==> inputs of run G <==
==> flow/design.v <==
module keypad_encoder_4x4(input [7:0]data,output reg [3:0] encode_data);
  always @(data) begin
    case(data)
      8'h81: encode_data = 4'd0;
      8'h82: encode_data = 4'd1;
      8'h84: encode_data = 4'd2;
      8'h88: encode_data = 4'd3;
      8'h41: encode_data = 4'd4;
      8'h42: encode_data = 4'd5;
      8'h44: encode_data = 4'd6;
      8'h48: encode_data = 4'd7;
      8'h21: encode_data = 4'd8;
      8'h22: encode_data = 4'd9;
      8'h24: encode_data = 4'd10;
      8'h28: encode_data = 4'd11;
      8'h11: encode_data = 4'd12;
      8'h12: encode_data = 4'd13;
      8'h14: encode_data = 4'd14;
      8'h18: encode_data = 4'd15;
      default: encode_data = 4'd0;
  endcase
 end
endmodule
module keypad_scanner #(parameter rows_count=4, 
                        parameter cols_count=4)(input clk, rst, start, input [rows_count-1:0] rows, input ack, 
                                                output reg[cols_count-1:0] cols,output reg[cols_count+rows_count-1:0] data, output reg done);
  typedef enum {scan_rows, detect_row, wait_key_release} States_e;
  States_e state,nextState;
  always_ff @(posedge clk) begin: rst_clk_blk
    if(!rst) begin
      state <= scan_rows;
    end
    else
      state <= nextState;
  end:rst_clk_blk
  always_ff @(posedge clk) begin: Scanning
   if (!rst) begin 
      cols <= '0;
      cols[0] <= 1; 
   end
   else begin
   if(start == 1) begin:start_fsm
    case(state) 
      scan_rows: begin
                     if(rows == 0) begin
                       cols <= {cols[cols_count-2:0],cols[cols_count-1]}; 
                     end
      end
 endcase
   end
  end
  end:Scanning
  always_comb begin
     case(state) 
      scan_rows: begin 
                   data = '0;
                   done = 0;
                 end
      detect_row: begin 
                    if (ack == 0) begin data = {rows,cols};
                                        done = 1;
                                  end
                    else begin data = 0;
                               done = 0;
                  end
                end            
      wait_key_release: begin 
                   data = 0;
                   done = 0;
                 end  
      default: begin 
                   data = 0;
                   done = 0;
                 end  
    endcase
  end
  always_comb begin: state_change
   case(state) 
     scan_rows: begin
                 if(rows != 0 )
                      nextState = detect_row;
                 else
                      nextState = scan_rows;
     end
     detect_row: if(ack == 1) begin
                    nextState = wait_key_release;
                 end
                 else nextState = detect_row;
     wait_key_release: if(rows != 0) nextState = wait_key_release;
                       else          nextState = scan_rows;
     default: nextState = scan_rows;
   endcase
  end:state_change
endmodule
module keypad_controller #(parameter cols_count=4,parameter rows_count=4)(
                           input clk, rst, enable, ack,
                           output [cols_count-1:0] cols,
                           input [rows_count-1:0]rows,
                           output reg [3:0] encode_data,
                           output reg done);
  wire [cols_count+rows_count-1:0] data;
  keypad_scanner kpad_scanner(.clk(clk), .rst(rst), .start(enable), .rows(rows),.cols(cols),.data(data),.ack(ack),.done(done));
  keypad_encoder_4x4 kpad_encode(.data(data),.encode_data(encode_data));
endmodule
module alu #(parameter BCDdigits=2)(           input [3:0]operator,
					       input bit op1_sign,
					       input bit op2_sign,
                                               input [BCDdigits*4-1:0] operand1,operand2,
                                               output reg [BCDdigits*4*2-1:0]result,
                                               output reg sign);
  parameter plus     = 4'd10;
  parameter subtract = 4'd11;
  parameter mul      = 4'd12;
  parameter div      = 4'd13;
  always_comb begin
     sign = 0;
     case(operator) 
        plus: begin
             if(op1_sign == 0 && op2_sign == 0) begin
	     result =  operand1 + operand2;
             sign = 0;
	     end
	     else if(op1_sign == 0 && op2_sign == 1) begin
	     result =  operand1 - operand2;
             sign = 0;
	     end
	     else if(op1_sign == 1 && op2_sign == 0) begin
	       if (operand1 < operand2) begin
	         result =  operand2 - operand1;
                 sign = 0;
	       end
	       else begin
	         result = operand1 - operand2;
	         sign = 1;
	       end
	       end
	     else begin
	     result =  operand1 + operand2;
             sign = 1;
	     end
            end
        subtract: begin
             if(op1_sign == 0 && op2_sign == 0) begin
	      if (operand1 < operand2) begin
               result = operand2 - operand1;
               sign = 1;
             end
             else begin
               result = operand1 - operand2;
               sign = 0;
             end
             end
            else if(op1_sign == 1 && op2_sign == 1) begin
	      if (operand1 < operand2) begin
               result = operand2 - operand1;
               sign = 0;
             end
             else begin
               result = operand1 - operand2;
               sign = 1;
             end
             end
            else if(op1_sign == 0 && op2_sign == 1) begin
	       result = operand1 + operand2;
               sign = 0;
            end
            else begin
	       result = operand1 + operand2;
               sign = 1;
             end
            end
        mul: begin
             if(op1_sign == 0 && op2_sign == 0) begin
	      result =  operand1 * operand2;
              sign = 0;
	     end
	     else if(op1_sign == 0 && op2_sign == 1) begin
	     result =  operand1 * operand2;
             sign = 1;
	     end
	     else if(op1_sign == 1 && op2_sign == 0) begin
	     result =  operand1 * operand2;
             sign = 1;
	     end
	     else begin
	     result =  operand1 * operand2;
             sign = 0;
	     end
            end
        div: begin
               if(operand2 == 0) result = 0;      
               else  begin
             if(op1_sign == 0 && op2_sign == 0) begin
	      result =  operand1 / operand2;
              sign = 0;
	     end
	     else if(op1_sign == 0 && op2_sign == 1) begin
	     result =  operand1 / operand2;
             sign = 1;
	     end
	     else if(op1_sign == 1 && op2_sign == 0) begin
	     result =  operand1 / operand2;
             sign = 1;
	     end
	     else begin
	     result =  operand1 / operand2;
             sign = 0;
	     end
	       end
            end
        default: begin 
	          result = 0;
		  sign = 0;
		 end
      endcase
  end
endmodule
module BCD2binary #(parameter BCDdigits = 4)(input [BCDdigits*4-1:0] bcd,
                                             output reg [BCDdigits*4-1:0] binary);
 always @(bcd)begin
    binary = bcd[15:12]* 10'd1000 + bcd[11:8] * 8'd100 +bcd[7:4] * 8'd10 + bcd[3:0]; 
 end
endmodule
module binary2BCD(input [15:0] binary,
                  output reg [15:0] bcd);
  reg[3:0] digit1,digit2,digit3,digit4;
  integer counter;
  always @(binary) begin
      digit1 = 0;
      digit2 = 0;
      digit3 = 0;
      digit4 = 0;
      counter = 0;
   if(binary <= 16'h270f) begin   
    for (counter = 15; counter >= 0; counter = counter - 1) begin
      if(digit2 >= 5)  digit2 = digit2 + 3;
      if(digit3 >= 5)  digit3 = digit3 + 3;
      if(digit4 >= 5)  digit4 = digit4 + 3;
      digit1 = digit1 << 1;
      digit1[0] = digit2[3];
      digit2 = digit2 << 1;
      digit2[0] = digit3[3];
      digit3 = digit3 << 1;
      digit3[0] = digit4[3];
      digit4 = digit4 << 1;
      digit4[0] = binary[counter];  
    end
   bcd = {digit1,digit2,digit3,digit4};
  end
  else begin
    bcd = {4'h0,4'ha,4'hb,4'hb};
  end
  end
endmodule
`timescale 1 ns / 1 ns
module control_logic #(parameter BCDdigits=2)(input [3:0] data,
                                            input clk, rst, done,
                                            output reg ack,
                                            output reg [BCDdigits*4*2-1:0] display,
                                            output reg sign);
  typedef enum {start, receiveBCDdigits_set1, receiveOperation, receiveBCDdigits_set2, compute_and_continue, ack_BCDdigits_set1, ack_BCDdigits_set2, ack_operation} States_e;
  States_e state,nextState;
  reg [BCDdigits*4-1:0] operand1,operand2;
  reg [3:0] operator;
  reg op1_sign;
  wire [BCDdigits*4*2-1:0] op_bin1,op_bin2;
  wire [BCDdigits*4*2-1:0] op;
  wire op2_sign,alu_sign;
  reg [15:0] alu_op1,alu_op2;    
  reg [31:0] alu_result;
  reg [15:0] condt_result;
  assign condt_result = (alu_result > 32'd9999) ? '1:alu_result[15:0];
  assign op2_sign = '0;
  alu#(.BCDdigits(4)) alu(.operator(operator),.operand1(op_bin1),.operand2(op_bin2),.result(alu_result),.sign(alu_sign),.op1_sign(op1_sign),.op2_sign(op2_sign));  
  BCD2binary bb1(.bcd(alu_op1),.binary(op_bin1));
  BCD2binary bb2(.bcd(alu_op2),.binary(op_bin2));
  binary2BCD b2b(.binary(condt_result),.bcd(op));
  always_ff @(posedge clk) begin: rst_clk_blk
    if(!rst) begin
     state <= start;
    end
    else
      state <= nextState;
  end:rst_clk_blk
 always @(posedge clk) begin:fsm_logic
      case(state)
        start:   begin  ack <= '0;
                   operand1 <= '0;
                   operand2 <= '0;
                   operator <= '0;
                   alu_op1  <= '0;
                   alu_op2  <= '0; 
                   op1_sign <= '0;
                 end
        receiveBCDdigits_set1: begin 
                            ack <= 1;
                            if(data <= 4'd9) begin   
                              operand1 <= {operand1[BCDdigits*4-4-1:0],data};   
                            end
                            sign <= 0;
                           end
        ack_BCDdigits_set1: 
                            begin 
                               ack <= 0;
                               alu_op1 <= operand1;
                               display <= operand1;
                            end
        receiveOperation: begin
                           ack <= 1;
                           operator <= data[3:0];   
                          end
        ack_operation: 
                       begin 
                          ack <= 0;
                       end
        receiveBCDdigits_set2: begin 
                           ack <= 1;
                             operand2 <= {operand2[BCDdigits*4-4-1:0],data};   
                           sign <= 0;
                         end
        ack_BCDdigits_set2: 
                            begin
                              ack <= 0;
			      sign <= 0;
                              display <= operand2;
                              alu_op2 <= operand2;
                            end
        compute_and_continue: begin 
                         ack <= 1;
                         if(data >=4'd9) begin   
                           if(op != 16'habb) alu_op1 <= op;
                           else alu_op1 <= 0;
                           op1_sign <= alu_sign;
                           operand2 <= '0;
                           alu_op2 <= '0;
                           operator <= data[3:0];
                           display <= op; 
			   sign <= alu_sign;
                         end
                   end
        endcase
  end:fsm_logic
  always_comb begin: always_comb_nextstate
    case(state)
         start:           if(done == 1) nextState = receiveBCDdigits_set1;
                          else nextState = start;
        receiveBCDdigits_set1: 
                          if (done == 1) nextState = ack_BCDdigits_set1;
                          else nextState = receiveBCDdigits_set1;
        ack_BCDdigits_set1: 
                         if(done == 1 && data <= 4'd9) 
                           nextState = receiveBCDdigits_set1;
                         else if (done == 1 && data <=4'd13) 
                           nextState = receiveOperation;
                         else if(done ==1)
                           nextState = start;
                         else nextState = ack_BCDdigits_set1;
        receiveOperation:
                          if(done == 1) nextState = ack_operation;
                          else nextState = receiveOperation;
        ack_operation: 
                     if(done==1)
                       nextState = receiveBCDdigits_set2;
                     else nextState = ack_operation;
        receiveBCDdigits_set2:
                          if (done == 1) nextState = ack_BCDdigits_set2;
                          else nextState = receiveBCDdigits_set2;
        ack_BCDdigits_set2:
                         if(done == 1 && data <= 4'd9) 
                           nextState = receiveBCDdigits_set2;
                         else if (done == 1 && data <= 4'd14) 
                           nextState = compute_and_continue;
                         else if(done ==1)
                           nextState = start;
                         else nextState = ack_BCDdigits_set2;
        compute_and_continue: if (data <= 4'd13)
                           nextState = ack_operation;
                         else if (done == 1)
                           nextState = start;
                         else nextState = compute_and_continue;
        default : nextState = start;       
        endcase
  end: always_comb_nextstate
endmodule
module BCD2seg7 (input [3:0] bcd,
                 output reg [7:0]leds);
	always @(bcd)
		case (bcd)      
			4'h0: leds = 8'b0111_1110;
	   		4'h1: leds = 8'b0011_0000;
			4'h2: leds = 8'b0110_1101;
			4'h3: leds = 8'b0111_1001;
			4'h4: leds = 8'b0011_0011;
			4'h5: leds = 8'b0101_1011;
			4'h6: leds = 8'b0101_1111;
			4'h7: leds = 8'b0111_0000;
			4'h8: leds = 8'b0111_1111;
			4'h9: leds = 8'b0111_1011;
			4'ha: leds = 8'b0100_1111;   
			4'hb: leds = 8'b0000_0101;   
			default: leds = 8'b0000_0000;
		endcase
endmodule
module display #(parameter BCDdigits = 2)(input [BCDdigits*4*2-1:0] display_data,
                                          output wire [7:0]seven_seg_data1,seven_seg_data2,seven_seg_data3,seven_seg_data4);
 BCD2seg7 disp1(.bcd(display_data[15:12]),.leds(seven_seg_data1));
 BCD2seg7 disp2(.bcd(display_data[11:8]),.leds(seven_seg_data2));
 BCD2seg7 disp3(.bcd(display_data[7:4]),.leds(seven_seg_data3));
 BCD2seg7 disp4(.bcd(display_data[3:0]),.leds(seven_seg_data4));
endmodule
`timescale 1 ns / 1 ns
module calculator #(parameter BCDdigits = 2,parameter cols_count=4,parameter rows_count=4)(
                                                                                          input clk,rst,start,
                                                                                          output [cols_count-1:0] cols,
                                                                                          input [rows_count-1:0] rows,
                                                                                          output reg [7:0] digit1,digit2,digit3,digit4,
                                                                                          output reg sign);
  wire [BCDdigits*4*2-1:0] display;
  wire [3:0]encode_data;
  wire done,ack;
  keypad_controller kpad_controller(.clk(clk), .rst(rst), .enable(start), .ack(ack),.cols(cols),.rows(rows),.encode_data(encode_data),.done(done));
  control_logic control_logic(.data(encode_data), .clk(clk), .rst(rst), .done(done), .ack(ack), .display(display),.sign(sign));
  display disp(.display_data(display[15:0]),.seven_seg_data1(digit1),.seven_seg_data2(digit2),.seven_seg_data3(digit3),.seven_seg_data4(digit4));
 endmodule
==> flow/run.sh <==
#!/bin/bash
# the make line also repeats each setting of config.mk as NAME=value (left out here)
make -C /OpenROAD-flow-scripts/flow DESIGN_CONFIG=/design/flow/config.mk WORK_HOME=/design/flow/orfs CLKGATE_MAP_FILE= finish
==> flow/config.mk <==
export PLATFORM = sky130hd
export DESIGN_NAME = calculator
export DESIGN_NICKNAME = calculator
export VERILOG_FILES = /design/flow/design.v
export SDC_FILE = /design/flow/constraint.sdc
export NUM_CORES = 4
export LEC_CHECK = 0
export ABC_AREA = 1
export CAP_MARGIN = 20
export CORE_MARGIN = 2
export CORE_UTILIZATION = 72
export CTS_CLUSTER_DIAMETER = 400
export CTS_CLUSTER_SIZE = 95
export PLACE_DENSITY_LB_ADDON = 0.05
export SLEW_MARGIN = 20
==> flow/constraint.sdc <==
create_clock -name core_clock -period 76.4 [get_ports {clk}]
set_input_delay 15.2800 -clock core_clock [delete_from_list [all_inputs] [get_ports {clk}]]
set_output_delay 15.2800 -clock core_clock [all_outputs]
set_load 0.01 [all_outputs]
==> inputs of run X, as changes to run G <==
ABC_AREA = default   (was 1)
CORE_UTILIZATION = 12   (was 72)
CTS_CLUSTER_DIAMETER = default   (was 400)
CTS_CLUSTER_SIZE = default   (was 95)
PLACE_DENSITY_LB_ADDON = default   (was 0.05)
==> flow/constraint.sdc (replaced) <==
create_clock -name core_clock -period 116.0 [get_ports {clk}]
set_input_delay 23.2000 -clock core_clock [delete_from_list [all_inputs] [get_ports {clk}]]
set_output_delay 23.2000 -clock core_clock [all_outputs]
set_load 0.01 [all_outputs]
==> inputs of run E, as changes to run G <==
CAP_MARGIN = 15   (was 20)
CORE_UTILIZATION = 40   (was 72)
CTS_CLUSTER_DIAMETER = default   (was 400)
CTS_CLUSTER_SIZE = default   (was 95)
PLACE_DENSITY_LB_ADDON = default   (was 0.05)
SLEW_MARGIN = 15   (was 20)
==> flow/constraint.sdc (replaced) <==
create_clock -name core_clock -period 85.0 [get_ports {clk}]
set_input_delay 17.0000 -clock core_clock [delete_from_list [all_inputs] [get_ports {clk}]]
set_output_delay 17.0000 -clock core_clock [all_outputs]
set_load 0.01 [all_outputs]
==> inputs of run P, as changes to run G <==
ABC_AREA = default   (was 1)
CORE_UTILIZATION = 71   (was 72)
CTS_CLUSTER_DIAMETER = default   (was 400)
CTS_CLUSTER_SIZE = 37   (was 95)
HOLD_SLACK_MARGIN = -0.1   (was default)
MAX_ROUTING_LAYER = met4   (was default)
PLACE_DENSITY_LB_ADDON = default   (was 0.05)
==> flow/constraint.sdc (replaced) <==
create_clock -name core_clock -period 72.9 [get_ports {clk}]
set_input_delay 14.5800 -clock core_clock [delete_from_list [all_inputs] [get_ports {clk}]]
set_output_delay 14.5800 -clock core_clock [all_outputs]
set_load 0.01 [all_outputs]
==> comparison <==
Run P ran to the end with violations: max-capacitance violations, max-slew violations, negative setup slack. Run X went through all stages and came out clean. Run G finished clean. Run E went through all stages and came out clean.
Against run X, the synthesized cell count of run G is higher by 31%.
Setup slack: run X > run E > run G > run P.
Non-clock buffer count: run E is lower than run G (28).
Maximum frequency, highest first: run G, run E, run P, run X.
Of run G and run X, run X has the higher sequential share of layout area (gap 0.22 points).
Area after synthesis is the same in run G and run E.
In flip-flop count, run X and run P do not differ.
First-iteration DRC count: run P > run G > run E > run X.
Between run E and run X, the lower register-to-register slack is in run E (gap 8900 ps).
==> figures <==
Result of the run: run X finished clean; run G finished clean; run E finished clean; run P finished with violations
Reasons for failing layout checks: run X -; run G -; run E -; run P max-capacitance violations, max-slew violations, negative setup slack
First-pass iteration count of the detailed router: run X 6; run G 7; run E 6; run P 14
Worst Path Max Fanout: run X 22; run G 28; run E 35; run P 7
Met2 global-route usage: run X 0.120; run G 0.648; run E 0.374; run P 0.703
Final worst-path cycle share: run X 0.820; run G 0.909; run E 0.858; run P 1.07
Combinational Area: run X 31900 um2; run G 34200 um2; run E 34000 um2; run P 34800 um2
Area share of the largest cell type after synthesis: run X 0.173; run G 0.150; run E 0.150; run P 0.173
Library cell contributing the largest single delay on the critical path: run X sky130_fd_sc_hd__or4b_1; run G sky130_fd_sc_hd__fa_1; run E sky130_fd_sc_hd__ha_1; run P sky130_fd_sc_hd__or4b_4
Post-Synth AOI/OAI Area: run X 0.286; run G 0.121; run E 0.121; run P 0.286
Number of cells in Yosys stat: run X 4883; run G 6397; run E 6397; run P 4883
Finished Core Util: run X 0.139; run G 0.754; run E 0.422; run P 0.880
Core area: run X 303000 um2; run G 57700 um2; run E 104000 um2; run P 51100 um2
Non-Clock Buffer Count: run X 90; run G 97; run E 69; run P 621
Final cell area excluding filler cells: run X 42000 um2; run G 43500 um2; run E 43900 um2; run P 44900 um2
Number of standard cells in the final layout excluding fillers: run X 8837; run G 7201; run E 7783; run P 6079
Non-clock buffering overhead in the final layout: run X 0.0184; run G 0.0190; run E 0.0140; run P 0.108
Xor/xnor cell area share of the yosys netlist: run X 0.0524; run G 0.0567; run E 0.0567; run P 0.0524
End point of the most critical hold path: run X kpad_controller.kpad_scanner.state[0]; run G kpad_controller.kpad_scanner.state[1]; run E kpad_controller.kpad_scanner.state[1]; run P control_logic.state[7]
Layout clock area frac: run X 0.00700; run G 0.00696; run E 0.00631; run P 0.00671
